==> design/flow/design.v <==
package cordic_pkg;
    localparam int XY_W = 16;
    localparam int ANGLE_W = 32;
    localparam int MAX_ITER = 32;  
    localparam logic signed [31:0] ANG_PI = 32'sh8000_0000;
    localparam logic signed [31:0] ANG_PI_2 = 32'sh4000_0000;
    localparam logic signed [15:0] KINV_Q15 = 16'sd19898;  
    localparam int KINV_SHIFT = 15;
    localparam real PI = 3.14159265358979323846;
    function automatic logic signed [MAX_ITER-1:0] atan_lut(input int unsigned idx);
        case (idx)
          0: atan_lut = 32'sh2000_0000;
          1: atan_lut = 32'sh12E4_051D;
          2: atan_lut = 32'sh09FB_385B;
          3: atan_lut = 32'sh0511_11D4;
          4: atan_lut = 32'sh028B_0D43;
          5: atan_lut = 32'sh0145_77E1;
          6: atan_lut = 32'sh00A2_EC1E;
          7: atan_lut = 32'sh0051_F155;
          8: atan_lut = 32'sh0028_F953;
          9: atan_lut = 32'sh0014_7E6E;
          10: atan_lut = 32'sh000A_7CC8;
          11: atan_lut = 32'sh0005_3E64;
          12: atan_lut = 32'sh0002_9F32;
          13: atan_lut = 32'sh0001_4F99;
          14: atan_lut = 32'sh0000_A7CC;
          15: atan_lut = 32'sh0000_53E6;
          default: atan_lut = 32'sd0;
        endcase
    endfunction
endpackage
module cordic_stage #(
    parameter int XYI = 19,
    parameter int ANGLE_W = 32,
    parameter int I = 0,
    parameter logic MODE = 1'b0  
)(
    input logic clk,
    input logic rst_n,
    input logic ce,
    input logic signed [XYI:0] x_in,
    input logic signed [XYI:0] y_in,
    input logic signed [ANGLE_W-1:0] z_in,
    output logic signed [XYI:0] x_out,
    output logic signed [XYI:0] y_out,
    output logic signed [ANGLE_W-1:0] z_out
);
    typedef enum logic {MODE_ROT = 1'b0, MODE_VEC = 1'b1} cordic_mode_e;
    logic signed [XYI:0] x_shr;
    logic signed [XYI:0] y_shr;
    logic signed [ANGLE_W-1:0] atan_i;
    logic dir;
    always_comb begin
        x_shr = x_in >>> I;
        y_shr = y_in >>> I;
        atan_i = $signed(cordic_pkg::atan_lut(I));
        dir = (MODE == MODE_ROT) ? z_in[ANGLE_W-1] : y_in[XYI];
    end
    always_ff @(posedge clk or negedge rst_n) begin
        if (!rst_n) begin
            x_out <= '0;
            y_out <= '0;
            z_out <= '0;
        end else if (ce) begin
            if (MODE == MODE_ROT) begin
                x_out <= dir ? (x_in + y_shr) : (x_in - y_shr);
                y_out <= dir ? (y_in - x_shr) : (y_in + x_shr);
                z_out <= dir ? (z_in + atan_i) : (z_in - atan_i);
            end else begin
                x_out <= dir ? (x_in - y_shr) : (x_in + y_shr);
                y_out <= dir ? (y_in + x_shr) : (y_in - x_shr);
                z_out <= dir ? (z_in - atan_i) : (z_in + atan_i);
            end
        end
      end
endmodule
module cordic_preproc #(
  parameter int XY_W = 16,
  parameter int XYI = 19,
  parameter int ANGLE_W = 32
)(
  input logic clk,
  input logic rst_n,
  input logic ce,
  input logic load,
  input logic signed [XY_W-1:0] x_in,
  input logic signed [XY_W-1:0] y_in,
  input logic [ANGLE_W-1:0] angle_in,
  output logic signed [XYI:0] x0,
  output logic signed [XYI:0] y0,
  output logic signed [ANGLE_W-1:0] z0
);
  logic signed [ANGLE_W-1:0] ang_s;
  logic [1:0] quadrant;
  logic signed [XYI:0] x_ext, y_ext;
  always_comb begin
    ang_s = $signed(angle_in);
    quadrant = ang_s[ANGLE_W-1 -: 2];
    x_ext = {{(XYI-XY_W+1){x_in[XY_W-1]}}, x_in};
    y_ext = {{(XYI-XY_W+1){y_in[XY_W-1]}}, y_in};
  end
  always_ff @(posedge clk or negedge rst_n) begin
    if (!rst_n) begin
      x0 <= '0;
      y0 <= '0;
      z0 <= '0;
    end else if (ce) begin
      if (load) begin
        unique case (quadrant)
          2'b00, 2'b11: begin
            x0 <= x_ext;
            y0 <= y_ext;
            z0 <= ang_s;
          end
          2'b01: begin
            x0 <= -y_ext;
            y0 <= x_ext;
            z0 <= ang_s - $signed(cordic_pkg::ANG_PI_2);
          end
          2'b10: begin
            x0 <= y_ext;
            y0 <= -x_ext;
            z0 <= ang_s + $signed(cordic_pkg::ANG_PI_2);
          end
        endcase
      end
    end
  end
endmodule
module cordic_rotator #(
    parameter int XY_W = 16,
    parameter int ANGLE_W = 32,
    parameter int ITER = 16,
    parameter int GUARD = 3,
    parameter int GAIN_COMP = 0
)(
    input logic clk,
    input logic rst_n,
    input logic in_valid,
    output logic in_ready,
    input logic signed [XY_W-1:0] x_start,
    input logic signed [XY_W-1:0] y_start,
    input logic signed [ANGLE_W-1:0] angle,
    output logic out_valid,
    input logic out_ready,
    output logic signed [XY_W-1:0] cosine,
    output logic signed [XY_W-1:0] sine
);
    logic stall;
    logic accept;
    assign stall = out_valid && !out_ready;
    assign in_ready = !stall;
    assign accept = in_valid && in_ready;
    logic [ITER:0] vld;
    always_ff @(posedge clk or negedge rst_n) begin
        if (!rst_n) begin
            vld <= '0;
        end else if (!stall) begin
            vld <= {vld[ITER-1:0], accept};
        end
    end
    assign out_valid = vld[ITER];
    localparam int XYI = XY_W + GUARD;
    logic signed [XYI:0] x0;
    logic signed [XYI:0] y0;
    logic signed [ANGLE_W-1:0] z0;
    cordic_preproc #(
        .XY_W(XY_W),
        .XYI(XYI),
        .ANGLE_W(ANGLE_W)
    ) u_preproc (
        .clk(clk),
        .rst_n(rst_n),
        .ce(!stall),
        .load(accept),
        .x_in(x_start),
        .y_in(y_start),
        .angle_in(angle),
        .x0(x0),
        .y0(y0),
        .z0(z0)
    );
    logic signed [XYI:0] x_pipe [0:ITER];
    logic signed [XYI:0] y_pipe [0:ITER];
    logic signed [ANGLE_W-1:0] z_pipe [0:ITER];
    assign x_pipe[0] = x0;
    assign y_pipe[0] = y0;
    assign z_pipe[0] = z0;
    genvar i;
    generate
        for (i = 0; i < ITER; i++) begin : STG
            cordic_stage #(
                .XYI(XYI),
                .ANGLE_W(ANGLE_W),
                .I(i),
                .MODE(1'b0) 
            ) u_stage (
                .clk(clk),
                .rst_n(rst_n),
                .ce(!stall),
                .x_in(x_pipe[i]),
                .y_in(y_pipe[i]),
                .z_in(z_pipe[i]),
                .x_out(x_pipe[i+1]),
                .y_out(y_pipe[i+1]),
                .z_out(z_pipe[i+1])
            );
         end
    endgenerate
    logic signed [XYI:0] cos_raw, sin_raw;
    assign cos_raw = x_pipe[ITER];
    assign sin_raw = y_pipe[ITER];
    localparam int MULT_W = (XYI+1) + 16;
    logic signed [MULT_W-1:0] cos_prod, sin_prod;
    logic signed [XYI:0] cos_sc, sin_sc;
    always_comb begin
        cos_prod = $signed(cos_raw) * $signed(cordic_pkg::KINV_Q15);
        sin_prod = $signed(sin_raw) * $signed(cordic_pkg::KINV_Q15);
        cos_sc = $signed(cos_prod >>> cordic_pkg::KINV_SHIFT);
        sin_sc = $signed(sin_prod >>> cordic_pkg::KINV_SHIFT);
    end
    logic signed [XYI:0] cos_sel, sin_sel;
    always_comb begin
      if (GAIN_COMP) begin
        cos_sel = cos_sc;
        sin_sel = sin_sc;
      end else begin
        cos_sel = cos_raw;
        sin_sel = sin_raw;
      end
    end
    assign cosine = cos_sel[XY_W-1:0];
    assign sine = sin_sel[XY_W-1:0];
endmodule
module cordic_rot_top (
    input logic clk,
    input logic rst_n,
    input logic in_valid,
    output logic in_ready,
    input logic signed [15:0] x_start,
    input logic signed [15:0] y_start,
    input logic signed [31:0] angle,
    output logic out_valid,
    input logic out_ready,
    output logic signed [15:0] cosine,
    output logic signed [15:0] sine
);
    cordic_rotator #(
        .XY_W(16),
        .ANGLE_W(32),
        .ITER(16),
        .GUARD(3),
        .GAIN_COMP(1)
    ) u_rot (
        .clk(clk),
        .rst_n(rst_n),
        .in_valid(in_valid),
        .in_ready(in_ready),
        .x_start(x_start),
        .y_start(y_start),
        .angle(angle),
        .out_valid(out_valid),
        .out_ready(out_ready),
        .cosine(cosine),
        .sine(sine)
    );
endmodule
==> design/flow/run.sh <==
#!/bin/bash
# the make line also repeats each setting of config.mk as NAME=value (left out here)
make -C /OpenROAD-flow-scripts/flow DESIGN_CONFIG=/design/flow/config.mk WORK_HOME=/design/flow/orfs CLKGATE_MAP_FILE= finish
==> design/flow/config.mk <==
export PLATFORM = sky130hd
export DESIGN_NAME = cordic_rot_top
export DESIGN_NICKNAME = cordic_rot_top
export VERILOG_FILES = /design/flow/design.v
export SDC_FILE = /design/flow/constraint.sdc
export NUM_CORES = 4
export LEC_CHECK = 0
export CAP_MARGIN = 20
export CORE_MARGIN = 2
export CORE_UTILIZATION = 72
export CTS_CLUSTER_DIAMETER = 28
export CTS_CLUSTER_SIZE = 43
export PLACE_DENSITY_LB_ADDON = 0.21
export SETUP_SLACK_MARGIN = 1.47
export SLEW_MARGIN = 20
==> design/flow/constraint.sdc <==
create_clock -name core_clock -period 4.99 [get_ports {clk}]
set_input_delay 0.9980 -clock core_clock [delete_from_list [all_inputs] [get_ports {clk}]]
set_output_delay 0.9980 -clock core_clock [all_outputs]
set_load 0.01 [all_outputs]
==> run summary, run 1 <==
run results: floorplan core density=72.7%, Core Area=146000 um2, Mapped Cells=12700, register share after synthesis=27.7%, hold_buf cts=0, Top non-seq family=AND-OR/OR-AND gates, syn nets=14400, Die X-Extent=388 um, pre-CTS setup slack=-2.19 ns, IO Pins=102, outcome=aborted with a tool error, Syn. warnings=24, cell type with the largest total area=dfrtp_1, Max Root-Sink Buffers=4, CTS H-tree lvls=5, synth top area cells=dfrtp_1 (28%), ha_1 (16%), a21oi_1 (6.7%), clk sink count=1175, Dominant cell area share=27.7%, syn avg cell area=8.38 um2, Post-synth ARST share=100%, Flops after synth=1175, AND/OR/NAND/NOR Cells, Area Fraction=15.6%, top-count cell post-synth=a21oi_1, library cells used by synthesis=90, input/output buffers=101, detailed placer's ending HPWL=224000 um, placed insts=14600, Post-synth top cells=a21oi_1 (1421), ha_1 (1362), nand2_1 (1311), FP Rows=140, synthesis area per yosys=106000 um2, Post-Synth AOI/OAI Area=20.9%, Main synth FF type=dfrtp_1, number of flops mapped to enable cells by yosys=0, Fail Step=5_1_grt, CTS Buf Count=296, Synth Cell Area=106000 um2, CTS root buffer=clkbuf_16, mux cell area share after synthesis=0.783%, Post-Synth XOR/XNOR Area=10.0%, Die Y=388 um, Chip Area=151000 um2, routability cong.=0.986, # Cells Yosys=12700, post-synthesis adder-cell area fraction=20.9%
## what timing repair did
action / CTS
cloned: 3
setup endpoints to repair: 422
pin swaps: 246
buffers inserted: 198
gates resized: 597
## stage by stage
| stage | cell area [um2] | hold slack (ns) |
|---|---|---|
| after detailed placement | 112000 | 0.456 |
| after global placement | 112000 | 0.449 |
| after floorplan | 107000 | 0.430 |
| after CTS | 126000 | 0.149 |
==> run 2: changes to the inputs <==
Settings changed: CAP_MARGIN 20 to 15, CTS_CLUSTER_DIAMETER 28 to 29, CTS_CLUSTER_SIZE 43 to not set, HOLD_SLACK_MARGIN set to -0.06, PLACE_DENSITY_LB_ADDON 0.21 to not set, SETUP_SLACK_MARGIN 1.47 to 1.45.
Clock period 4.99 ns to 5.94 ns, I/O delays scaled along.
==> run 2 against run 1 <==
  * The layout now fails its checks (setup timing)
  * Synthesized area stayed put
  * Die area stayed put
  * Synthesized cell count unchanged
==> run summary, run 2 <==
run metrics: mux cell area share after synthesis=0.783%, outcome=failed layout checks, floorplan core density=72.7%, total global-route track usage=41.7%, Synth Cell Area=106000 um2, Post-synth ARST share=100%, Max-Cap Viols=0, min-delay worst type=primary input to asynchronous set/reset pin, Syn. warnings=24, Die Y=388 um, arrival time worst endpoint=6.70 ns, Post-Synth XOR/XNOR Area=10.0%, AND/OR/NAND/NOR Cells, Area Fraction=15.6%, first-pass GRT wire length=518000 um, Post-synth top cells=a21oi_1 (1421), ha_1 (1362), nand2_1 (1311), syn avg cell area=8.38 um2, RSZ-0062 raised after global routing=true, crit path kind=register to output pin, routability cong.=0.978, vias in the first global route=101000, Mapped Cells=12700, IO Pins=102, drt drc=0, drt total wl=325000 um, library cells used by synthesis=90, register share after synthesis=27.7%, slew margin rel.=21.7%, pre-CTS setup slack=-1.51 ns, largest net degree at the start of global routing=240, hold_buf cts=0, Flops after synth=1175, Worst path slowest cell=fa_1, syn nets=14400, Final Util=84.3%, initial antenna violation count=7, clk sink count=1175, via/cell ratio=6.58, # Cells Yosys=12700, critical path, cell by cell=buf_4, buf_4, ha_1, fa_1, ha_1, ha_1, inv_1, fa_1, inv_1, fa_1, ha_1, a211o_1, a311oi_2, o31a_1, a21oi_2, o21ai_2, a21boi_2, nand2_2, a31oi_4, buf_6, a211o_1, a21oi_2, xnor2_2, buf_2, instance count on the critical path=24, worst slew pin tran=1.17 ns, placed insts=14600, net count reported at finish=14800, WP data required=4.75 ns, Dominant cell area share=27.7%, Worst Setup End Kind=output pin, Critical Path Sink=sine[15], DP Area=111000 um2, crit path setup slack, layout=-1.95 ns, clock transition at the registers of the reported paths=0.05 ns, Crit path max-delay family=adder cells, min Tclk post-route=7.89 ns, detailed placer's ending HPWL=222000 um, Post-Layout Cell Count=15200, antenna viol nets, final=0, critical path fanouts, max=5, Worst path max stage delay=0.54 ns, CTS Buf Count=302, input/output buffers=101, design area=123000 um2, starting DRC count in detailed routing=10600, Post-Synth AOI/OAI Area=20.9%, CTS H-tree lvls=5, FP Rows=140, worst r2r src=u_rot.STG[6].u_stage.z_out[31]$_DFFE_PN0N_, Final setup viols=32, Skew-Pair Late Insertion Delay=0.93 ns, Buf/Inv on CP=6, R2R cell count=15, Worst Setup SP=u_rot.STG[15].u_stage.y_out[7]$_DFFE_PN0N_, R2R Setup Slk=1.32 ns, SO Faults=setup timing, CTS tree=built, post-synthesis adder-cell area fraction=20.9%, Final Max Slew Viols=0, Die X-Extent=388 um, RR Endpoint=u_rot.STG[7].u_stage.z_out[28]$_DFFE_PN0N_, Tool Warnings=144, Top non-seq family=AND-OR/OR-AND gates, Core Area=146000 um2, number of flops mapped to enable cells by yosys=0, via count=100000, final hold viol count=0, synthesis area per yosys=106000 um2, routed length per instance=21.3 um, synth-to-layout area growth=16.0%, top-count cell post-synth=a21oi_1, Pre-antenna DRT Iters=7, Chip Area=151000 um2, grt total ovfl=0, Max Root-Sink Buffers=4, Main synth FF type=dfrtp_1, synth top area cells=dfrtp_1 (28%), ha_1 (16%), a21oi_1 (6.7%), WHS=0.165 ns, clock skew=0.0821 ns, CTS root buffer=clkbuf_16, f_max=127 MHz, post-layout period usage=133%, Startpoint Class=register, cell type with the largest total area=dfrtp_1, CP most frequent cell=ha_1
-- run 2: area by class of cell --
class | count | area [um2]
clock buffer | 384 | 8350
timing repair inverter | 2 | 10.0
sequential | 1175 | 29500
timing repair buffer | 484 | 4140
multi-input combinational | 10300 | 73800
fill | 8153 | 22900
inverter | 823 | 3130
clock inverter | 144 | 1950
tap | 1917 | 2400
antenna | 1 | 2.50
-- run 2: metrics by stage --
stage / TNS [ns]
2_1_floorplan: -4.88
3_3_place_gp: -27.58
3_5_place_dp: -30.26
4_1_cts: -48.75
5_1_grt: -53.85
6_report: -47.80
-- run 2: timing repair --
action                                  CTS  global route
cloned                                    2             0
endpoints found under the setup margin   65           123
buffers inserted                         29            39
resized                                 202           176
pin swaps                                61            61
-- run 2: layer usage --
metal	vias to the layer above	part of all wire [%]	global-route usage [%]	routed length (um)
met5	-	0.025	0	82
met4	12	5.7	21.1	18700
met3	1522	9.1	7.83	29500
met2	5422	47	69.7	153000
met1	47900	38	51.8	124000
li1	45400	-	-	-
==> run 3: changes to the inputs <==
Settings changed: CAP_MARGIN 15 to 20, CORE_UTILIZATION 72 to 21, CTS_CLUSTER_DIAMETER 29 to not set, HOLD_SLACK_MARGIN -0.06 to not set, SETUP_SLACK_MARGIN 1.45 to not set.
Clock period 5.94 ns to 11.7 ns, I/O delays scaled along.
==> run 3 against run 2 <==
  * The run now finishes clean
  * Worst hold slack improved by 0.30 ns
  * Critical path depth grew 1
  * Global-route usage fell by 32 points
  * Clock skew shrank 0.033 ns
  * Sequential share of layout area increased by 0.65 points
  * Synthesized cell count stayed put
  * Sequential cell count is the same
  * Die area rose to 3.4 times the previous value
  * Via count fell by 15%
  * Setup slack better by 3.2 ns
  * Critical endpoint is now cosine[15]
  * Highest routed layer unchanged
==> run summary, run 3 <==
run metrics: Max Root-Sink Buffers=4, grt total ovfl=0, Mapped Cells=12700, Crit path max-delay family=adder cells, Post-Synth AOI/OAI Area=20.9%, Final Max Slew Viols=0, worst r2r src=u_rot.STG[4].u_stage.z_out[31]$_DFFE_PN0N_, WHS=0.465 ns, Worst Setup SP=u_rot.STG[15].u_stage.x_out[5]$_DFFE_PN0N_, Flops after synth=1175, via count=85700, WP data required=9.36 ns, AND/OR/NAND/NOR Cells, Area Fraction=15.6%, mux cell area share after synthesis=0.783%, RSZ-0062 raised after global routing=false, Die X-Extent=715 um, Final TNS setup=0 ns, largest net degree at the start of global routing=174, routability cong.=0.874, Worst path slowest cell=o41ai_1, outcome=no timing/DRC/antenna violations, Skew-Pair Late Insertion Delay=0.84 ns, first-pass GRT wire length=440000 um, Startpoint Class=register, Diodes inserted=0, register share after synthesis=27.7%, hold depth=2, min-delay worst type=register to register, Post-synth ARST share=100%, FP Rows=261, critical path fanouts, max=8, Max-Cap Viols=0, Final setup viols=0, arrival time worst endpoint=8.12 ns, synthesis area per yosys=106000 um2, clock skew=0.0493 ns, post-synthesis adder-cell area fraction=20.9%, syn avg cell area=8.38 um2, IO Pins=102, R2R cell count=13, RR Endpoint=u_rot.STG[5].u_stage.z_out[30]$_DFFE_PN0N_, Pre-antenna DRT Iters=7, final hold viol count=0, drt total wl=265000 um, CTS H-tree lvls=4, Synth Cell Area=106000 um2, Critical Path Sink=cosine[15], Main synth FF type=dfrtp_1, clock transition at the registers of the reported paths=0.06 ns, instance count on the critical path=25, CTS Buf Count=145, clk sink count=1175, min Tclk post-route=10.46 ns, slew margin rel.=22.0%, hold_buf cts=0, cells resized by post-CTS repair=0, Chip Area=512000 um2, antenna viol nets, final=0, top-count cell post-synth=a21oi_1, hold_sp=u_rot.vld[10]$_DFFE_PN0N_, Post-synth top cells=a21oi_1 (1421), ha_1 (1362), nand2_1 (1311), via/cell ratio=4.41, # Cells Yosys=12700, Core Area=505000 um2, initial antenna violation count=1, drt drc=0, net count reported at finish=14300, f_max=95.6 MHz, R2R Setup Slk=6.82 ns, Buf/Inv on CP=6, Worst Setup End Kind=output pin, crit path kind=register to output pin, # Post-CTS Setup Buffers=0, detailed placer's ending HPWL=206000 um, synth top area cells=dfrtp_1 (28%), ha_1 (16%), a21oi_1 (6.7%), Die Y=715 um, Worst path max stage delay=0.69 ns, CTS tree=built, Post-Synth XOR/XNOR Area=10.0%, syn nets=14400, synth-to-layout area growth=12.7%, Min-Delay Endpoint=u_rot.vld[10]$_DFFE_PN0N_, starting DRC count in detailed routing=4249, total global-route track usage=10.1%, Syn. warnings=24, vias in the first global route=84800, library cells used by synthesis=90, worst slew pin tran=1.15 ns, CTS root buffer=clkbuf_16, floorplan core density=21.1%, number of flops mapped to enable cells by yosys=0, Tool Warnings=103, routed length per instance=13.7 um, post-layout period usage=89.4%, input/output buffers=101, Top non-seq family=AND-OR/OR-AND gates, fill count=55100, cell type with the largest total area=dfrtp_1, Dominant cell area share=27.7%
-- run 3: final cells by class --
cell class | count | area (um2) | area share (%)
Inverter | 823 | 3100 | 2.59
Timing Repair Buffer | 176 | 1650 | 1.38
Sequential cell | 1175 | 29400 | 24.6
Multi-Input combinational cell | 10300 | 72400 | 60.4
Clock inverter | 44 | 637 | 0.532
Clock buffer | 199 | 4190 | 3.50
Tap cell | 6706 | 8390 | 7.01
-- run 3: per-layer routing --
metal  vias to the layer above  global-route usage, %  part of all wire, %
li1                      44400                      -                    -
met4                         2                   3.09                  3.2
met3                       430                   1.14                  2.7
met5                         -                      0               0.0049
met2                      1143                   17.8                   48
met1                     39700                   13.0                   46
-- run 3: per-stage QoR --
stage               util, %  worst slack, ns  area (um2)  cells
floorplan                 -             3.55      106000  12700
global placement       22.8             1.85      115000  19200
detailed placement     22.8             1.87      115000  19200
CTS                    23.7             1.00      120000  19400
global route           23.7            0.671      120000  19400
finish                 23.7             1.24      120000  19400
==> run 4: changes to the inputs <==
Settings changed: CAP_MARGIN 20 to 5, CELL_PAD_IN_SITES_GLOBAL_PLACEMENT set to 3, CORE_ASPECT_RATIO set to 0.98, CORE_UTILIZATION 21 to 32, CTS_CLUSTER_DIAMETER set to 330, MIN_ROUTING_LAYER set to met1, PLACE_DENSITY_LB_ADDON set to 0.07, TNS_END_PERCENT set to 75.
Clock period 11.7 ns to 10.6 ns, I/O delays scaled along.
==> run 4 against run 3 <==
  * Still clean
  * Synthesized cell count stayed put
  * Setup slack worse by 0.69 ns
  * Final area is 1.6% lower
  * Critical path type unchanged
  * Critical endpoint is now sine[15]
  * Highest routed layer is now met4
==> run summary, run 4 <==
run metrics: R2R cell count=15, Final TNS setup=0 ns, CP most frequent cell=fa_1, Post-synth ARST share=100%, hold_sp=u_rot.STG[5].u_stage.z_out[1]$_DFFE_PN0N_, min-delay worst type=register to register, net count reported at finish=14300, arrival time worst endpoint=7.93 ns, critical path fanouts, max=8, detailed placer's ending HPWL=268000 um, input/output buffers=101, # Cells Yosys=12700, via count=87600, drt drc=0, synth top area cells=dfrtp_1 (28%), ha_1 (16%), a21oi_1 (6.7%), f_max=99.5 MHz, syn nets=14400, outcome=no timing/DRC/antenna violations, number of flops mapped to enable cells by yosys=0, Crit path max-delay family=adder cells, worst r2r src=u_rot.STG[4].u_stage.z_out[31]$_DFFE_PN0N_, Logic area=72400 um2, Buf/Inv on CP=4, CTS tree=built, Chip Area=337000 um2, vias in the first global route=87800, critical path, cell by cell=ha_1, xor2_1, ha_1, a21oi_1, fa_1, fa_1, inv_1, fa_1, inv_1, fa_1, inv_1, ha_1, a21o_1, a221oi_1, o31a_1, a21oi_1, o21ai_0, a21boi_0, nand2_1, a31oi_1, a211o_1, a21oi_1, xnor2_1, clkdlybuf4s50_1, routed length per instance=19.8 um, Worst Setup End Kind=output pin, Register Area=29400 um2, total global-route track usage=20.1%, first-pass GRT wire length=533000 um, IO Pins=102, final hold viol count=0, cell type with the largest total area=dfrtp_1, clock transition at the registers of the reported paths=0.06 ns, starting DRC count in detailed routing=4586, R2R Setup Slk=5.26 ns, Flops after synth=1175, Main synth FF type=dfrtp_1, routability cong.=0.832, CTS H-tree lvls=4, Post-synth top cells=a21oi_1 (1421), ha_1 (1362), nand2_1 (1311), post-layout period usage=94.8%, Worst path slowest cell=clkdlybuf4s50_1, initial antenna violation count=13, Pre-antenna DRT Iters=6, via/cell ratio=5.09, largest net degree at the start of global routing=180, Core Area=331000 um2, worst slew pin tran=1.21 ns, Dominant cell area share=27.7%, Worst path max stage delay=0.56 ns, # Post-CTS Setup Buffers=0, hold depth=1, RSZ-0062 raised after global routing=false, library cells used by synthesis=90, Top non-seq family=AND-OR/OR-AND gates, grt total ovfl=0, register share after synthesis=27.7%, Die Y=574 um, Final Max Slew Viols=0, Syn. warnings=24, design area=118000 um2, floorplan core density=32.1%, syn avg cell area=8.38 um2, Die X-Extent=586 um, clk sink count=1175, antenna viol nets, final=0, Critical Path Sink=sine[15], Skew-Pair Late Insertion Delay=0.89 ns, Post-Synth XOR/XNOR Area=10.0%, post-synthesis adder-cell area fraction=20.9%, min Tclk post-route=10.05 ns, Mapped Cells=12700, Post-Synth AOI/OAI Area=20.9%, hold_buf cts=0, clock skew=0.0795 ns, CTS Buf Count=165, Startpoint Class=register, Max Root-Sink Buffers=4, synth-to-layout area growth=10.9%, top-count cell post-synth=a21oi_1, mux cell area share after synthesis=0.783%, slew margin rel.=18.3%, Worst Setup SP=u_rot.STG[15].u_stage.y_out[5]$_DFFE_PN0N_, Max-Cap Viols=0, RR Endpoint=u_rot.STG[5].u_stage.z_out[30]$_DFFE_PN0N_, fill count=34600, DP Area=112000 um2, Tool Warnings=119, AND/OR/NAND/NOR Cells, Area Fraction=15.6%, CTS root buffer=clkbuf_16, WP data required=8.48 ns, drt total wl=341000 um, Synth Cell Area=106000 um2, synthesis area per yosys=106000 um2, Final Util=35.6%, crit path kind=register to output pin, instance count on the critical path=24, Final setup viols=0, FP Rows=209, Min-Delay Endpoint=u_rot.STG[6].u_stage.z_out[1]$_DFFE_PN0N_
-- run 4: metrics by stage --
step	hold slack, ns	setup WS (ns)	std cells
after detailed placement	0.458	1.16	16900
after global routing	0.487	0.0206	17200
final	0.467	0.548	17200
after CTS	0.473	0.241	17200
after global placement	0.449	1.09	16900
after floorplan	0.430	2.67	12700
-- run 4: area by class of cell --
cell class	instances	share of cell area [%]
Inverter	823	2.63
Clock inverter	79	0.835
Timing Repair Buffer	177	1.50
Tap cell	4431	4.71
Antenna cell	2	0.00425
Multi-Input combinational cell	10300	61.4
Clock buffer	217	3.93
Sequential cell	1175	25.0
-- run 4: timing repair --
action,CTS,global route
endpoints found under the setup margin,0,1
resized,0,1
endpoints found under the hold margin,0,0
-- run 4: metal layers --
layer  vias to the layer above  track usage, %  wire length (um)
met1                     41900            29.6            175000
li1                      44400               -                 -
met5                         -               0                 0
met4                         0            3.55              5700
met3                       290            1.82              9220
met2                       967            31.9            151000
==> run 5: changes to the inputs <==
Settings changed: ABC_AREA set to 1, CAP_MARGIN 5 to 20, CELL_PAD_IN_SITES_GLOBAL_PLACEMENT 3 to not set, CORE_ASPECT_RATIO 0.98 to not set, CORE_UTILIZATION 32 to 72, CTS_CLUSTER_DIAMETER 330 to not set, CTS_CLUSTER_SIZE set to 23, MIN_ROUTING_LAYER met1 to not set, PLACE_DENSITY set to 0.79, PLACE_DENSITY_LB_ADDON 0.07 to not set, TNS_END_PERCENT 75 to not set.
Clock period 10.6 ns to 4.94 ns, I/O delays scaled along.
==> run 5 against run 4 <==
  * The layout now fails its checks (setup timing)
  * Synthesized cell count up 48%
  * Non-clock buffer count up 377
  * Via count up 51%
  * Largest cell class unchanged
  * Synthesized area up 18%
  * Critical path depth down 4
  * Count of clock-buffer cells in the layout down 39
  * Clock skew down 0.029 ns
  * Utilization up 45 points
==> run summary, run 5 <==
run metrics: outcome=failed layout checks, SO Faults=setup timing, Crit path max-delay family=adder cells, CTS H-tree lvls=4, routed length per instance=18.8 um, min Tclk post-route=6.88 ns, slew margin rel.=25.7%, RR Endpoint=u_rot.STG[6].u_stage.y_out[10]$_DFFE_PN0N_, initial antenna violation count=4, total global-route track usage=44.7%, instance count on the critical path=20, Worst path slowest cell=fa_1, register share after synthesis=23.5%, top-count cell post-synth=nand2_1, min-delay worst type=primary input to asynchronous set/reset pin, mux cell area share after synthesis=0%, AND/OR/NAND/NOR Cells, Area Fraction=30.0%, Worst Setup End Kind=output pin, Main synth FF type=dfrtp_1, antenna viol nets, final=0, syn avg cell area=6.67 um2, syn nets=20400, Core Area=172000 um2, Final setup viols=32, Critical Path Sink=sine[11], fill count=12400, Die X-Extent=421 um, Skew-Pair Late Insertion Delay=0.85 ns, Diodes inserted=0, Final Util=80.6%, floorplan core density=72.7%, Startpoint Class=register, CTS tree=built, post-layout period usage=139%, library cells used by synthesis=65, design area=139000 um2, drt total wl=405000 um, clk sink count=1175, Post-synth top cells=nand2_1 (5424), inv_1 (2399), nor2_1 (1551), Synth Cell Area=125000 um2, via/cell ratio=6.15, f_max=145 MHz, via count=132000, Worst Setup SP=u_rot.STG[15].u_stage.y_out[16]$_DFFE_PN0N_, CTS Buf Count=136, Worst path max stage delay=0.54 ns, starting DRC count in detailed routing=15700, crit path kind=register to output pin, worst r2r src=u_rot.STG[5].u_stage.z_out[31]$_DFFE_PN0N_, critical path fanouts, max=4, CTS root buffer=clkbuf_16, Syn. warnings=24, synth top area cells=dfrtp_1 (24%), nand2_1 (16%), ha_1 (14%), largest net degree at the start of global routing=210, Mapped Cells=18800, Max-Cap Viols=0, arrival time worst endpoint=5.89 ns, drt drc=0, # Cells Yosys=18800, Post-Synth AOI/OAI Area=15.1%, Die Y=421 um, grt total ovfl=0, vias in the first global route=125000, Post-synth ARST share=100%, crit path setup slack, layout=-1.94 ns, Post-Synth XOR/XNOR Area=5.16%, R2R Setup Slk=1.10 ns, WHS=0.0439 ns, worst slew pin tran=1.11 ns, Chip Area=177000 um2, synth-to-layout area growth=11.0%, Buf/Inv on CP=7, hold_buf cts=0, net count reported at finish=20800, DP Area=132000 um2, synthesis area per yosys=125000 um2, input/output buffers=101, pre-CTS setup slack=-1.44 ns, CP most frequent cell=fa_1, detailed placer's ending HPWL=308000 um, post-synthesis adder-cell area fraction=17.7%, clock skew=0.0501 ns, Dominant cell area share=23.5%, Max Root-Sink Buffers=3, critical path, cell by cell=buf_6, ha_4, inv_2, fa_1, inv_1, fa_1, fa_2, fa_1, inv_2, fa_1, inv_2, ha_4, buf_12, nand2_8, nor2_4, nand2_1, nand3b_1, o211ai_1, xor2_1, buf_2, Top non-seq family=simple AND/OR/NAND/NOR gates, IO Pins=102, cell type with the largest total area=dfrtp_1, clock transition at the registers of the reported paths=0.07 ns, WP data required=3.95 ns, R2R cell count=11, number of flops mapped to enable cells by yosys=0, final hold viol count=0, Flops after synth=1175, Final Max Slew Viols=0, FP Rows=152, first-pass GRT wire length=642000 um, Pre-antenna DRT Iters=9, routability cong.=1.06, Tool Warnings=118, RSZ-0062 raised after global routing=true
[run 5: what timing repair did]
| item | CTS | global route |
|---|---|---|
| pin swaps | 142 | 128 |
| buffers inserted | 68 | 25 |
| resized | 332 | 157 |
| endpoints found under the setup margin | 32 | 32 |
[run 5: routing by layer]
metal	GRT usage [%]	wire length (um)
met5	0	85
met3	9.68	43900
met2	70.9	179000
met1	56.9	156000
met4	24.3	25800
[run 5: cell type report]
cell class | count | area (um2) | share of cell area [%]
multi-input cells | 14800 | 87600 | 63.1
flip-flops and latches | 1175 | 29400 | 21.2
inverters | 2411 | 9060 | 6.53
repair buffers | 554 | 4790 | 3.46
clock buffers | 178 | 3820 | 2.75
well taps | 2310 | 2890 | 2.08
clock inverters | 75 | 1170 | 0.841
[run 5: stage by stage]
| step | setup TNS [ns] | instances |
|---|---|---|
| detailed placement | -39.73 | 21200 |
| floorplan | -12.82 | 18800 |
| global placement | -37.38 | 21200 |
| finish | -56.45 | 21500 |
| CTS | -53.45 | 21500 |
| global route | -61.55 | 21500 |
==> run 6: changes to the inputs <==
Settings changed: ABC_AREA 1 to not set, CAP_MARGIN 20 to 10, CTS_CLUSTER_DIAMETER set to 27, CTS_CLUSTER_SIZE 23 to 43, PLACE_DENSITY 0.79 to 0.35, SETUP_SLACK_MARGIN set to 1.47.
Clock period 4.94 ns to 4.99 ns, I/O delays scaled along.
==> run 6 against run 5 <==
  * The run now fails in 5_1_grt
  * Synthesized area is 15% lower
  * Synthesized cell count fell by 32%
  * Die area shrank 15%
==> run summary, run 6 <==
run results: total global-route track usage=69.5%, top-count cell post-synth=a21oi_1, Die Y=388 um, cell type with the largest total area=dfrtp_1, routability cong.=1.01, synthesis area per yosys=106000 um2, clk sink count=1175, DP Area=112000 um2, input/output buffers=101, Main synth FF type=dfrtp_1, CTS H-tree lvls=5, Post-Synth AOI/OAI Area=20.9%, Post-synth ARST share=100%, CTS Buf Count=326, IO Pins=102, Flops after synth=1175, Die X-Extent=388 um, detailed placer's ending HPWL=226000 um, Dominant cell area share=27.7%, synth top area cells=dfrtp_1 (28%), ha_1 (16%), a21oi_1 (6.7%), syn avg cell area=8.38 um2, floorplan core density=72.7%, syn nets=14400, Chip Area=151000 um2, CTS root buffer=clkbuf_16, Synth Cell Area=106000 um2, hold_buf cts=0, Fail Step=5_1_grt, AND/OR/NAND/NOR Cells, Area Fraction=15.6%, Error=[ERROR GRT-0232] Routing congestion too high. Check the congestion heatmap in the GUI., Max Root-Sink Buffers=4, Syn. warnings=24, FP Rows=140, register share after synthesis=27.7%, Top non-seq family=AND-OR/OR-AND gates, number of flops mapped to enable cells by yosys=0, Core Area=146000 um2, post-synthesis adder-cell area fraction=20.9%, Post-synth top cells=a21oi_1 (1421), ha_1 (1362), nand2_1 (1311), outcome=aborted with a tool error, pre-CTS setup slack=-2.21 ns, # Cells Yosys=12700, grt total ovfl=410, Post-Synth XOR/XNOR Area=10.0%, library cells used by synthesis=90, Mapped Cells=12700, mux cell area share after synthesis=0.783%
## run 6: layer usage
| layer | GRT overflow | track usage, % |
|---|---|---|
| met1 | 52 | 74.2 |
| met2 | 184 | 86.8 |
| met3 | 40 | 52.1 |
| met4 | 126 | 56.6 |
| met5 | 8 | 36.0 |
## run 6: repair_timing
action / in CTS
gates resized: 572
setup endpoints to repair: 408
buffers inserted: 199
gates cloned: 2
pin swaps: 245
## run 6: metrics by stage
stage	TNS (ns)	instances
after floorplan	-25.79	12700
after global placement	-51.23	14700
after detailed placement	-53.50	14700
after CTS	-72.53	15400
==> run 7: changes to the inputs <==
Settings changed: ABC_AREA set to 1, CAP_MARGIN 10 to 5, CELL_PAD_IN_SITES_GLOBAL_PLACEMENT set to 1, CORE_UTILIZATION 72 to 40, CTS_CLUSTER_DIAMETER 27 to 75, CTS_CLUSTER_SIZE 43 to not set, GPL_TIMING_DRIVEN set to 0, MAX_ROUTING_LAYER set to met5, MIN_ROUTING_LAYER set to met1, PLACE_DENSITY 0.35 to not set, SETUP_SLACK_MARGIN 1.47 to -0.36, TNS_END_PERCENT set to 60.
Clock period 4.99 ns to 14.0 ns, I/O delays scaled along.
==> run 7 against run 6 <==
  * Die area is 110% higher
  * Synthesized area up 18%
  * Synthesized cell count grew 48%
  * The run now finishes clean
==> run summary, run 7 <==
run metrics: Die Y=563 um, instance count on the critical path=21, # Post-CTS Setup Buffers=0, synth-to-layout area growth=10.2%, syn avg cell area=6.67 um2, fill count=33700, WHS=0.465 ns, Logic area=85000 um2, Mapped Cells=18800, min-delay worst type=register to register, cells resized by post-CTS repair=0, Pre-antenna DRT Iters=6, routability cong.=1.00, clock transition at the registers of the reported paths=0.06 ns, library cells used by synthesis=65, CTS Buf Count=170, cell type with the largest total area=dfrtp_1, Post-synth top cells=nand2_1 (5424), inv_1 (2399), nor2_1 (1551), initial antenna violation count=58, Min-Delay Endpoint=u_rot.vld[7]$_DFFE_PN0N_, Worst Setup End Kind=output pin, first-pass GRT wire length=824000 um, critical path, cell by cell=ha_1, xor2_1, ha_1, o21bai_1, fa_1, fa_1, fa_1, inv_1, fa_1, inv_1, ha_1, nand2_1, nor2_1, inv_1, nor2_1, and3_1, nand2_1, nand3_1, nand2_1, nand2_1, clkdlybuf4s50_1, Main synth FF type=dfrtp_1, Tool Warnings=124, Buf/Inv on CP=4, Final TNS setup=0 ns, FP Rows=205, RR Endpoint=u_rot.STG[4].u_stage.x_out[11]$_DFFE_PN0N_, net count reported at finish=20800, Dominant cell area share=23.5%, final hold viol count=0, Core Area=311000 um2, Startpoint Class=register, syn nets=20400, Chip Area=317000 um2, vias in the first global route=122000, RSZ-0062 raised after global routing=false, via count=128000, Synth Cell Area=125000 um2, Crit path max-delay family=adder cells, AND/OR/NAND/NOR Cells, Area Fraction=30.0%, register share after synthesis=23.5%, Syn. warnings=24, post-layout period usage=71.4%, arrival time worst endpoint=7.19 ns, Flops after synth=1175, starting DRC count in detailed routing=12000, R2R Setup Slk=9.49 ns, largest net degree at the start of global routing=133, Post-Synth AOI/OAI Area=15.1%, synth top area cells=dfrtp_1 (24%), nand2_1 (16%), ha_1 (14%), floorplan core density=40.2%, CTS H-tree lvls=4, Final setup viols=0, via/cell ratio=5.48, worst slew pin tran=1.29 ns, drt drc=0, clk sink count=1175, detailed placer's ending HPWL=470000 um, Top non-seq family=simple AND/OR/NAND/NOR gates, hold depth=2, R2R cell count=11, Worst path max stage delay=0.80 ns, Die X-Extent=563 um, Max-Cap Viols=0, CTS root buffer=clkbuf_16, WP data required=11.20 ns, Worst Setup SP=u_rot.STG[15].u_stage.x_out[11]$_DFFE_PN0N_, number of flops mapped to enable cells by yosys=0, f_max=100 MHz, Post-Synth XOR/XNOR Area=5.16%, Register Area=29400 um2, total global-route track usage=35.1%, outcome=no timing/DRC/antenna violations, min Tclk post-route=9.99 ns, CTS tree=built, IO Pins=102, drt total wl=568000 um, Worst path slowest cell=dfrtp_1, hold_sp=u_rot.vld[6]$_DFFE_PN0N_, routed length per instance=24.3 um, mux cell area share after synthesis=0%, Post-synth ARST share=100%, Final Max Slew Viols=0, post-synthesis adder-cell area fraction=17.7%, worst r2r src=u_rot.STG[3].u_stage.z_out[31]$_DFFE_PN0N_, synthesis area per yosys=125000 um2, top-count cell post-synth=nand2_1, grt total ovfl=0, antenna viol nets, final=0, input/output buffers=101, clock skew=0.0568 ns, hold_buf cts=0, Skew-Pair Late Insertion Delay=0.89 ns, slew margin rel.=13.8%, critical path fanouts, max=7, # Cells Yosys=18800, Critical Path Sink=cosine[15], crit path kind=register to output pin, Max Root-Sink Buffers=4
## run 7: final cells by class
| class | count | area share, % |
|---|---|---|
| Multi-Input combinational cell | 14800 | 61.6 |
| Sequential cell | 1175 | 21.3 |
| Inverter | 2411 | 6.56 |
| Tap cell | 4140 | 3.76 |
| Clock buffer | 231 | 3.51 |
| Timing Repair Buffer | 139 | 1.39 |
| Buffer | 345 | 1.24 |
| Clock inverter | 68 | 0.555 |
| Antenna cell | 17 | 0.0309 |
## run 7: layer usage
layer	GRT usage, %	wire length [um]
met4	11.9	22100
met1	48.6	257000
met2	55.2	248000
met3	5.47	40500
met5	0	82
## run 7: stage by stage
stage               instance area [um2]  worst slack, ns  util, %  instances
finish                           138000             4.01     44.3      23400
global route                     138000             3.64     44.3      23300
CTS                              138000             3.89     44.3      23300
detailed placement               132000             4.84     42.5      23000
global placement                 131000           -46.95     42.1      23000
floorplan                        125000             6.43        -      18800
==> run 8: changes to the inputs <==
Settings changed: ABC_AREA 1 to not set, CAP_MARGIN 5 to 20, CELL_PAD_IN_SITES_GLOBAL_PLACEMENT 1 to not set, CORE_UTILIZATION 40 to 72, CTS_CLUSTER_DIAMETER 75 to not set, CTS_CLUSTER_SIZE set to 23, GPL_TIMING_DRIVEN 0 to not set, MAX_ROUTING_LAYER met5 to not set, MIN_ROUTING_LAYER met1 to not set, PLACE_DENSITY_LB_ADDON set to 0.27, SETUP_SLACK_MARGIN -0.36 to 1.2, TNS_END_PERCENT 60 to not set.
Clock period 14.0 ns to 4.37 ns, I/O delays scaled along.
==> run 8 against run 7 <==
  * Now fails the layout checks on setup timing
  * Wire length decreased by 42%
  * Global-route usage up 6.0 points
  * Clock skew barely moved
  * Die area fell by 52%
  * Utilization grew 41 points
==> run summary, run 8 <==
run metrics: CTS Buf Count=135, WHS=0.125 ns, Worst path slowest cell=fa_1, number of flops mapped to enable cells by yosys=0, slew margin rel.=23.8%, FP Rows=140, Die X-Extent=388 um, starting DRC count in detailed routing=11000, cell type with the largest total area=dfrtp_1, instance count on the critical path=24, Startpoint Class=register, Crit path max-delay family=adder cells, Synth Cell Area=106000 um2, clock skew=0.0568 ns, drt drc=0, syn avg cell area=8.38 um2, drt total wl=331000 um, grt total ovfl=0, SO Faults=setup timing, Final Max Slew Viols=0, Mapped Cells=12700, total global-route track usage=41.0%, floorplan core density=72.7%, Top non-seq family=AND-OR/OR-AND gates, outcome=failed layout checks, min Tclk post-route=7.41 ns, Tool Warnings=118, RR Endpoint=u_rot.STG[8].u_stage.x_out[18]$_DFFE_PN0N_, Critical Path Sink=cosine[15], via/cell ratio=6.59, R2R cell count=19, synth top area cells=dfrtp_1 (28%), ha_1 (16%), a21oi_1 (6.7%), register share after synthesis=27.7%, critical path, cell by cell=ha_4, xor2_2, ha_2, a21o_1, fa_1, fa_2, fa_1, inv_1, fa_1, inv_2, ha_4, a21o_1, a21o_1, a21oi_2, o21ai_2, inv_2, a21oi_4, o41ai_4, o211ai_1, buf_4, o41ai_4, o21ba_4, xnor2_2, buf_2, R2R Setup Slk=0.22 ns, CTS root buffer=clkbuf_16, fill count=8002, post-synthesis adder-cell area fraction=20.9%, Syn. warnings=24, CTS H-tree lvls=4, WP data required=3.50 ns, arrival time worst endpoint=6.54 ns, input/output buffers=101, placed insts=14700, CTS tree=built, Chip Area=151000 um2, via count=101000, IO Pins=102, crit path kind=register to output pin, worst slew pin tran=1.14 ns, Dominant cell area share=27.7%, Post-Synth AOI/OAI Area=20.9%, Worst path max stage delay=0.59 ns, syn nets=14400, AND/OR/NAND/NOR Cells, Area Fraction=15.6%, post-layout period usage=170%, Pre-antenna DRT Iters=9, critical path fanouts, max=8, Flops after synth=1175, # Cells Yosys=12700, Post-synth ARST share=100%, initial antenna violation count=6, mux cell area share after synthesis=0.783%, Worst Setup SP=u_rot.STG[15].u_stage.x_out[9]$_DFFE_PN0N_, antenna viol nets, final=0, clk sink count=1175, library cells used by synthesis=90, f_max=135 MHz, top-count cell post-synth=a21oi_1, first-pass GRT wire length=508000 um, pre-CTS setup slack=-2.75 ns, synth-to-layout area growth=17.3%, routability cong.=0.979, Die Y=388 um, vias in the first global route=98200, RSZ-0062 raised after global routing=true, synthesis area per yosys=106000 um2, Post-Layout Cell Count=15300, Post-Synth XOR/XNOR Area=10.0%, Worst Setup End Kind=output pin, Final TNS setup=-85.52 ns, worst r2r src=u_rot.STG[7].u_stage.y_out[8]$_DFFE_PN0N_, Post-synth top cells=a21oi_1 (1421), ha_1 (1362), nand2_1 (1311), Max-Cap Viols=0, min-delay worst type=primary input to asynchronous set/reset pin, Buf/Inv on CP=5, Final setup viols=32, largest net degree at the start of global routing=209, Main synth FF type=dfrtp_1, net count reported at finish=15000, final hold viol count=0, Core Area=146000 um2, detailed placer's ending HPWL=229000 um, Max Root-Sink Buffers=3, crit path setup slack, layout=-3.04 ns, clock transition at the registers of the reported paths=0.07 ns, routed length per instance=21.6 um, Skew-Pair Late Insertion Delay=0.83 ns
[run 8: layout make-up]
type                       instances  area [um2]  area share [%]
tap                             1917        2400            1.92
timing repair buffer             846        7180            5.76
antenna                            1        2.50         0.00201
multi-input combinational      10300       77500            62.2
clock inverter                    62        1020           0.815
inverter                         823        3150            2.53
timing repair inverter             1        8.76         0.00702
sequential                      1175       29600            23.7
clock buffer                     181        3820            3.06
[run 8: per-stage QoR]
stage | instance area (um2) | util (%)
after floorplan | 108000 | -
after detailed placement | 113000 | 77.6
after global routing | 125000 | 85.3
final | 125000 | 85.3
after global placement | 113000 | 77.6
after CTS | 121000 | 82.8
[run 8: layer usage]
metal | GRT usage [%] | routed length, um | vias to the layer above
li1 | - | - | 45700
met1 | 53.3 | 127000 | 48500
met2 | 67.4 | 153000 | 5362
met3 | 7.30 | 31200 | 1438
met4 | 17.8 | 19000 | 10
met5 | 0 | 109 | -
[run 8: repair_timing]
action,CTS,global route
buffers inserted,159,171
hold buffers,0,0
cloned,3,0
endpoints found under the setup margin,529,590
gates resized,540,531
pin swaps,241,280
==> run 9: changes to the inputs <==
Settings changed: ABC_AREA set to 0, CAP_MARGIN 20 to 15, CELL_PAD_IN_SITES_DETAIL_PLACEMENT set to 0, CORE_ASPECT_RATIO set to 1.46, CORE_MARGIN 2 to 8, CORE_UTILIZATION 72 to 35, CTS_CLUSTER_DIAMETER set to 196, CTS_CLUSTER_SIZE 23 to not set, MIN_ROUTING_LAYER set to met1, PLACE_DENSITY_LB_ADDON 0.27 to 0.18, SETUP_SLACK_MARGIN 1.2 to 2.89, SLEW_MARGIN 20 to 40.
Clock period 4.37 ns to 11.6 ns, I/O delays scaled along.
==> run 9 against run 8 <==
  * The run now finishes clean
  * Critical path depth up 4
  * Via count down 14%
  * Non-clock buffer count down 582
  * Critical path type unchanged
==> run summary, run 9 <==
run metrics: post-synthesis adder-cell area fraction=20.9%, Die Y=682 um, worst slew pin tran=0.780 ns, clk sink count=1175, CP most frequent cell=fa_1, worst r2r src=u_rot.STG[3].u_stage.z_out[31]$_DFFE_PN0N_, Worst path slowest cell=fa_1, syn nets=14400, Worst path max stage delay=0.51 ns, largest net degree at the start of global routing=204, antenna viol nets, final=0, syn avg cell area=8.38 um2, detailed placer's ending HPWL=240000 um, CTS tree=built, crit path kind=register to output pin, R2R Setup Slk=6.60 ns, Post-Synth AOI/OAI Area=20.9%, slew margin rel.=46.7%, Max-Cap Viols=0, drt drc=0, pre-CTS setup slack=2.01 ns, floorplan core density=35.2%, Tool Warnings=119, hold depth=2, post-layout period usage=76.8%, Synth Cell Area=106000 um2, Post-synth ARST share=100%, Max Root-Sink Buffers=4, IO Pins=102, Final TNS setup=0 ns, input/output buffers=101, Critical Path Sink=cosine[15], synth-to-layout area growth=11.0%, Dominant cell area share=27.7%, final hold viol count=0, Syn. warnings=24, min-delay worst type=register to register, first-pass GRT wire length=487000 um, WP data required=9.28 ns, Pre-antenna DRT Iters=5, synth top area cells=dfrtp_1 (28%), ha_1 (16%), a21oi_1 (6.7%), Worst Setup SP=u_rot.STG[15].u_stage.x_out[6]$_DFFE_PN0N_, via count=86700, RSZ-0062 raised after global routing=true, f_max=112 MHz, Startpoint Class=register, Top non-seq family=AND-OR/OR-AND gates, Buf/Inv on CP=10, initial antenna violation count=3, net count reported at finish=14400, outcome=no timing/DRC/antenna violations, library cells used by synthesis=90, WHS=0.465 ns, clock skew=0.0601 ns, CTS Buf Count=149, RR Endpoint=u_rot.STG[4].u_stage.z_out[29]$_DFFE_PN0N_, instance count on the critical path=28, clock transition at the registers of the reported paths=0.05 ns, vias in the first global route=89400, Core Area=302000 um2, via/cell ratio=5.17, register share after synthesis=27.7%, hold_buf cts=0, synthesis area per yosys=106000 um2, fill count=31200, CTS H-tree lvls=4, Main synth FF type=dfrtp_1, Final Util=39.0%, CTS root buffer=clkbuf_16, Post-synth top cells=a21oi_1 (1421), ha_1 (1362), nand2_1 (1311), critical path fanouts, max=3, min Tclk post-route=8.90 ns, Mapped Cells=12700, crit path setup slack, layout=2.70 ns, mux cell area share after synthesis=0.783%, number of flops mapped to enable cells by yosys=0, Chip Area=322000 um2, arrival time worst endpoint=6.58 ns, Flops after synth=1175, hold_sp=u_rot.vld[6]$_DFFE_PN0N_, drt total wl=304000 um, FP Rows=244, AND/OR/NAND/NOR Cells, Area Fraction=15.6%, Worst Setup End Kind=output pin, Crit path max-delay family=adder cells, routability cong.=0.879, Min-Delay Endpoint=u_rot.vld[6]$_DFFE_PN0N_, Skew-Pair Late Insertion Delay=0.86 ns, Die X-Extent=472 um, Final setup viols=0, starting DRC count in detailed routing=3617, top-count cell post-synth=a21oi_1, Post-Synth XOR/XNOR Area=10.0%, grt total ovfl=0, total global-route track usage=18.5%, routed length per instance=18.1 um, cell type with the largest total area=dfrtp_1, # Cells Yosys=12700, R2R cell count=15, Final Max Slew Viols=0
-- run 9: layout make-up --
class | count | area, um2 | area share (%)
Clock inverter | 59 | 686 | 0.581
Inverter | 823 | 3100 | 2.63
Sequential cell | 1175 | 29400 | 25.0
Tap cell | 3936 | 4920 | 4.18
Multi-Input combinational cell | 10300 | 73100 | 62.0
Clock buffer | 197 | 4160 | 3.53
Timing Repair Buffer | 264 | 2540 | 2.15
Antenna cell | 3 | 7.51 | 0.00636
-- run 9: repair_timing --
item | CTS | global route
resized | 192 | 47
setup buffers | 49 | 20
setup endpoints to repair | 31 | 23
pin swaps | 65 | 34
-- run 9: layer usage --
layer	routed length (um)	track usage, %	vias up
met5	0	0	-
met4	17900	9.02	0
met3	6050	1.59	582
met2	171000	38.5	1032
met1	109000	17.8	40500
li1	-	-	44600
-- run 9: metrics by stage --
step / cell area, um2 / instances
finish: 118000 / 16800
global placement: 112000 / 16400
floorplan: 106000 / 12700
global route: 118000 / 16800
detailed placement: 112000 / 16400
CTS: 118000 / 16700
==> run 10: changes to the inputs <==
Settings changed: ABC_AREA 0 to not set, CAP_MARGIN 15 to 20, CORE_ASPECT_RATIO 1.46 to 1.67, CORE_MARGIN 8 to 2, CORE_UTILIZATION 35 to 66, CTS_CLUSTER_DIAMETER 196 to not set, GPL_TIMING_DRIVEN set to 0, HOLD_SLACK_MARGIN set to 0.05, MIN_ROUTING_LAYER met1 to not set, PLACE_DENSITY set to 0.81, PLACE_DENSITY_LB_ADDON 0.18 to not set, SETUP_SLACK_MARGIN 2.89 to 0.46, SLEW_MARGIN 40 to 25, TNS_END_PERCENT set to 75.
Clock period 11.6 ns to 4.65 ns, I/O delays scaled along.
==> run 10 against run 9 <==
  * The layout now fails its checks (setup timing)
  * Final area up 2.0%
  * Non-clock buffer count increased by 425
  * Critical path depth is 8 lower
  * Critical endpoint unchanged
  * Sequential share of layout area down 0.43 points
  * Critical path type unchanged
  * Highest routed layer is now met5
  * Worst hold slack better by 0.0023 ns
  * Clock skew fell by 0.013 ns
  * First-iteration DRC count rose to 3.0 times the previous value
==> run summary, run 10 <==
run metrics: Worst path slowest cell=o21ai_0, Synth Cell Area=106000 um2, FP Rows=190, drt total wl=429000 um, instance count on the critical path=20, cell type with the largest total area=dfrtp_1, Final Max Slew Viols=0, R2R Setup Slk=0.36 ns, Logic area=75400 um2, Core Area=160000 um2, clock skew=0.0474 ns, WP data required=3.72 ns, hold depth=2, routed length per instance=27.9 um, worst r2r src=u_rot.STG[10].u_stage.z_out[31]$_DFFE_PN0N_, Buf/Inv on CP=3, Crit path max-delay family=adder cells, largest net degree at the start of global routing=139, drt drc=0, slew margin rel.=13.8%, library cells used by synthesis=90, CTS root buffer=clkbuf_16, top-count cell post-synth=a21oi_1, Max Root-Sink Buffers=3, net count reported at finish=14800, clk sink count=1175, Post-synth top cells=a21oi_1 (1421), ha_1 (1362), nand2_1 (1311), post-layout period usage=177%, AND/OR/NAND/NOR Cells, Area Fraction=15.6%, synth top area cells=dfrtp_1 (28%), ha_1 (16%), a21oi_1 (6.7%), final hold viol count=0, via count=104000, RR Endpoint=u_rot.STG[11].u_stage.z_out[27]$_DFFE_PN0N_, f_max=122 MHz, syn avg cell area=8.38 um2, Worst path max stage delay=0.70 ns, mux cell area share after synthesis=0.783%, fill count=11500, CTS tree=built, Worst Setup SP=u_rot.STG[15].u_stage.x_out[9]$_DFFE_PN0N_, Mapped Cells=12700, Final TNS setup=-97.00 ns, crit path setup slack, layout=-3.57 ns, total global-route track usage=50.6%, Skew-Pair Late Insertion Delay=0.81 ns, Post-synth ARST share=100%, arrival time worst endpoint=7.29 ns, detailed placer's ending HPWL=325000 um, Startpoint Class=register, CP most frequent cell=fa_1, Post-Synth XOR/XNOR Area=10.0%, SO Faults=setup timing, RSZ-0062 raised after global routing=true, grt total ovfl=0, clock transition at the registers of the reported paths=0.07 ns, critical path fanouts, max=7, syn nets=14400, Top non-seq family=AND-OR/OR-AND gates, min Tclk post-route=8.22 ns, CTS H-tree lvls=3, synthesis area per yosys=106000 um2, via/cell ratio=6.78, Register Area=29500 um2, Post-Synth AOI/OAI Area=20.9%, routability cong.=1.12, Critical Path Sink=cosine[15], worst slew pin tran=1.29 ns, number of flops mapped to enable cells by yosys=0, Max-Cap Viols=0, synth-to-layout area growth=13.2%, Main synth FF type=dfrtp_1, starting DRC count in detailed routing=10800, antenna viol nets, final=0, Die X-Extent=314 um, first-pass GRT wire length=622000 um, floorplan core density=66.3%, Final setup viols=32, # Cells Yosys=12700, hold_sp=u_rot.vld[7]$_DFFE_PN0N_, Min-Delay Endpoint=u_rot.vld[8]$_DFFE_PN0N_, CTS Buf Count=114, crit path kind=register to output pin, IO Pins=102, Pre-antenna DRT Iters=14, outcome=failed layout checks, input/output buffers=100, register share after synthesis=27.7%, Die Y=522 um, Chip Area=164000 um2, vias in the first global route=103000, R2R cell count=12, Dominant cell area share=27.7%, Flops after synth=1175, Tool Warnings=133, min-delay worst type=register to register, post-synthesis adder-cell area fraction=20.9%, critical path, cell by cell=ha_4, xnor2_1, o21ai_0, fa_1, fa_2, fa_1, inv_1, fa_1, inv_1, ha_4, a21oi_2, nor2b_1, o21ai_1, nand2b_1, o41ai_4, o211ai_1, o41ai_2, o21ba_2, xnor2_4, buf_6, Syn. warnings=24, Worst Setup End Kind=output pin, initial antenna violation count=39
run 10: layout make-up:
class | count | share of cell area, %
clock buffer | 156 | 2.67
timing repair buffer | 318 | 2.94
multi-input combinational | 10300 | 62.7
sequential | 1175 | 24.5
timing repair inverter | 6 | 0.0250
clock inverter | 60 | 0.792
inverter | 823 | 2.63
antenna | 44 | 0.0915
buffer | 371 | 1.42
tap | 2112 | 2.20
run 10: per-stage QoR:
step / area (um2) / utilization (%) / instances / setup WS [ns] / hold WS (ns)
global route: 120000 / 75.0 / 15300 / -3.74 / 0.494
CTS: 118000 / 73.5 / 15200 / -3.05 / 0.457
global placement: 110000 / 68.9 / 14900 / -52.05 / 0.454
floorplan: 107000 / - / 12700 / -1.55 / 0.430
detailed placement: 112000 / 69.7 / 14900 / -3.24 / 0.457
finish: 120000 / 75.1 / 15400 / -3.57 / 0.468
run 10: routing by layer:
layer | vias to the layer above | part of all wire (%) | track usage [%]
met5 | - | 0.020 | 0
met4 | 12 | 16 | 60.7
met3 | 2922 | 9.3 | 13.5
met2 | 6597 | 45 | 81.7
met1 | 49400 | 30 | 48.0
li1 | 45300 | - | -
run 10: timing repair:
action / in CTS / in global routing
hold buffers: 1 / 0
gates cloned: 5 / 1
setup buffers: 63 / 112
pin swaps: 70 / 171
setup endpoints to repair: 476 / 173
resized: 538 / 372
hold endpoints to repair: 29 / 0
==> run 11: changes to the inputs <==
Settings changed: ABC_AREA set to 0, CELL_PAD_IN_SITES_GLOBAL_PLACEMENT set to 1, CORE_ASPECT_RATIO 1.67 to not set, CORE_UTILIZATION 66 to 67, GPL_TIMING_DRIVEN 0 to not set, HOLD_SLACK_MARGIN 0.05 to not set, MAX_ROUTING_LAYER set to met5, PLACE_DENSITY 0.81 to 0.57, SETUP_SLACK_MARGIN 0.46 to not set, SLEW_MARGIN 25 to 15, TNS_END_PERCENT 75 to not set.
Clock period 4.65 ns to 5.31 ns, I/O delays scaled along.
==> run 11 against run 10 <==
  * The layout still fails its checks (setup timing)
  * Global-route usage decreased by 16 points
  * Die area down 1.5%
  * Via count shrank 11%
  * Largest cell class unchanged
  * Highest routed layer unchanged
==> run summary, run 11 <==
run metrics: Worst path max stage delay=0.55 ns, Buf/Inv on CP=6, synth top area cells=dfrtp_1 (28%), ha_1 (16%), a21oi_1 (6.7%), via/cell ratio=6.15, Dominant cell area share=27.7%, Worst Setup End Kind=output pin, Core Area=158000 um2, routability cong.=0.994, Final Util=74.2%, grt total ovfl=0, Worst Setup SP=u_rot.STG[15].u_stage.y_out[8]$_DFFE_PN0N_, total global-route track usage=35.0%, IO Pins=102, crit path kind=register to output pin, FP Rows=146, critical path fanouts, max=4, Syn. warnings=24, post-layout period usage=143%, floorplan core density=67.2%, arrival time worst endpoint=6.54 ns, detailed placer's ending HPWL=219000 um, RR Endpoint=u_rot.STG[7].u_stage.y_out[18]$_DFFE_PN0N_, # Cells Yosys=12700, Top non-seq family=AND-OR/OR-AND gates, post-synthesis adder-cell area fraction=20.9%, outcome=failed layout checks, drt total wl=286000 um, Pre-antenna DRT Iters=6, drt drc=0, Startpoint Class=register, Max Root-Sink Buffers=3, R2R cell count=13, Main synth FF type=dfrtp_1, final hold viol count=0, routed length per instance=18.9 um, WP data required=4.25 ns, Post-synth top cells=a21oi_1 (1421), ha_1 (1362), nand2_1 (1311), Flops after synth=1175, Synth Cell Area=106000 um2, Skew-Pair Late Insertion Delay=0.83 ns, Critical Path Sink=sine[15], placed insts=14800, antenna viol nets, final=0, R2R Setup Slk=0.36 ns, vias in the first global route=91100, initial antenna violation count=6, hold_buf cts=0, min Tclk post-route=7.60 ns, first-pass GRT wire length=468000 um, critical path, cell by cell=buf_6, ha_4, xor2_2, ha_1, fa_1, fa_1, fa_1, inv_1, fa_1, inv_2, ha_4, buf_4, a221oi_2, o31a_1, a21oi_2, o21ai_2, a21boi_2, nand2_2, a31oi_4, a211o_1, buf_4, a21oi_4, xnor2_2, buf_2, net count reported at finish=14600, pre-CTS setup slack=-1.79 ns, input/output buffers=101, worst r2r src=u_rot.STG[6].u_stage.z_out[31]$_DFFE_PN0N_, Die X-Extent=402 um, CTS root buffer=clkbuf_16, CP most frequent cell=fa_1, Post-synth ARST share=100%, Post-Layout Cell Count=15100, clock skew=0.0358 ns, Post-Synth AOI/OAI Area=20.9%, via count=92800, RSZ-0062 raised after global routing=true, Chip Area=162000 um2, worst slew pin tran=1.17 ns, cell type with the largest total area=dfrtp_1, clock transition at the registers of the reported paths=0.06 ns, syn avg cell area=8.38 um2, library cells used by synthesis=90, Final setup viols=32, Mapped Cells=12700, Post-Synth XOR/XNOR Area=10.0%, AND/OR/NAND/NOR Cells, Area Fraction=15.6%, top-count cell post-synth=a21oi_1, largest net degree at the start of global routing=176, CTS Buf Count=139, crit path setup slack, layout=-2.29 ns, mux cell area share after synthesis=0.783%, Worst path slowest cell=fa_1, number of flops mapped to enable cells by yosys=0, syn nets=14400, CTS tree=built, Max-Cap Viols=0, starting DRC count in detailed routing=7595, Tool Warnings=137, Final TNS setup=-61.44 ns, register share after synthesis=27.7%, slew margin rel.=20.9%, min-delay worst type=primary input to asynchronous set/reset pin, CTS H-tree lvls=4, clk sink count=1175, synthesis area per yosys=106000 um2, SO Faults=setup timing, instance count on the critical path=24, synth-to-layout area growth=10.4%, Crit path max-delay family=adder cells, f_max=132 MHz, Final Max Slew Viols=0, Die Y=402 um
-- run 11: repair_timing --
item                       in CTS  in global routing
setup endpoints to repair      32                 32
resized                       185                 68
buffers inserted               24                 17
pin swaps                      57                 42
-- run 11: final cells by class --
class                      instances  area, um2
clock inverter                    75        992
clock buffer                     181       3840
timing repair buffer             467       3980
sequential                      1175      29400
multi-input combinational      10300      73300
fill                           12000      40800
tap                             2072       2590
antenna                            1       2.50
inverter                         823       3100
-- run 11: layer usage --
metal,global-route usage (%),vias to the layer above,wire length (um)
met2,56.9,2713,131000
met4,9.67,8,7930
met1,48.6,44600,127000
met3,5.36,522,19900
met5,0,-,48
li1,-,45000,-
-- run 11: metrics by stage --
step / area (um2) / hold slack [ns]
2_1_floorplan: 107000 / 0.430
3_3_place_gp: 112000 / 0.448
3_5_place_dp: 112000 / 0.454
4_1_cts: 117000 / 0.341
5_1_grt: 117000 / 0.379
6_report: 117000 / 0.337
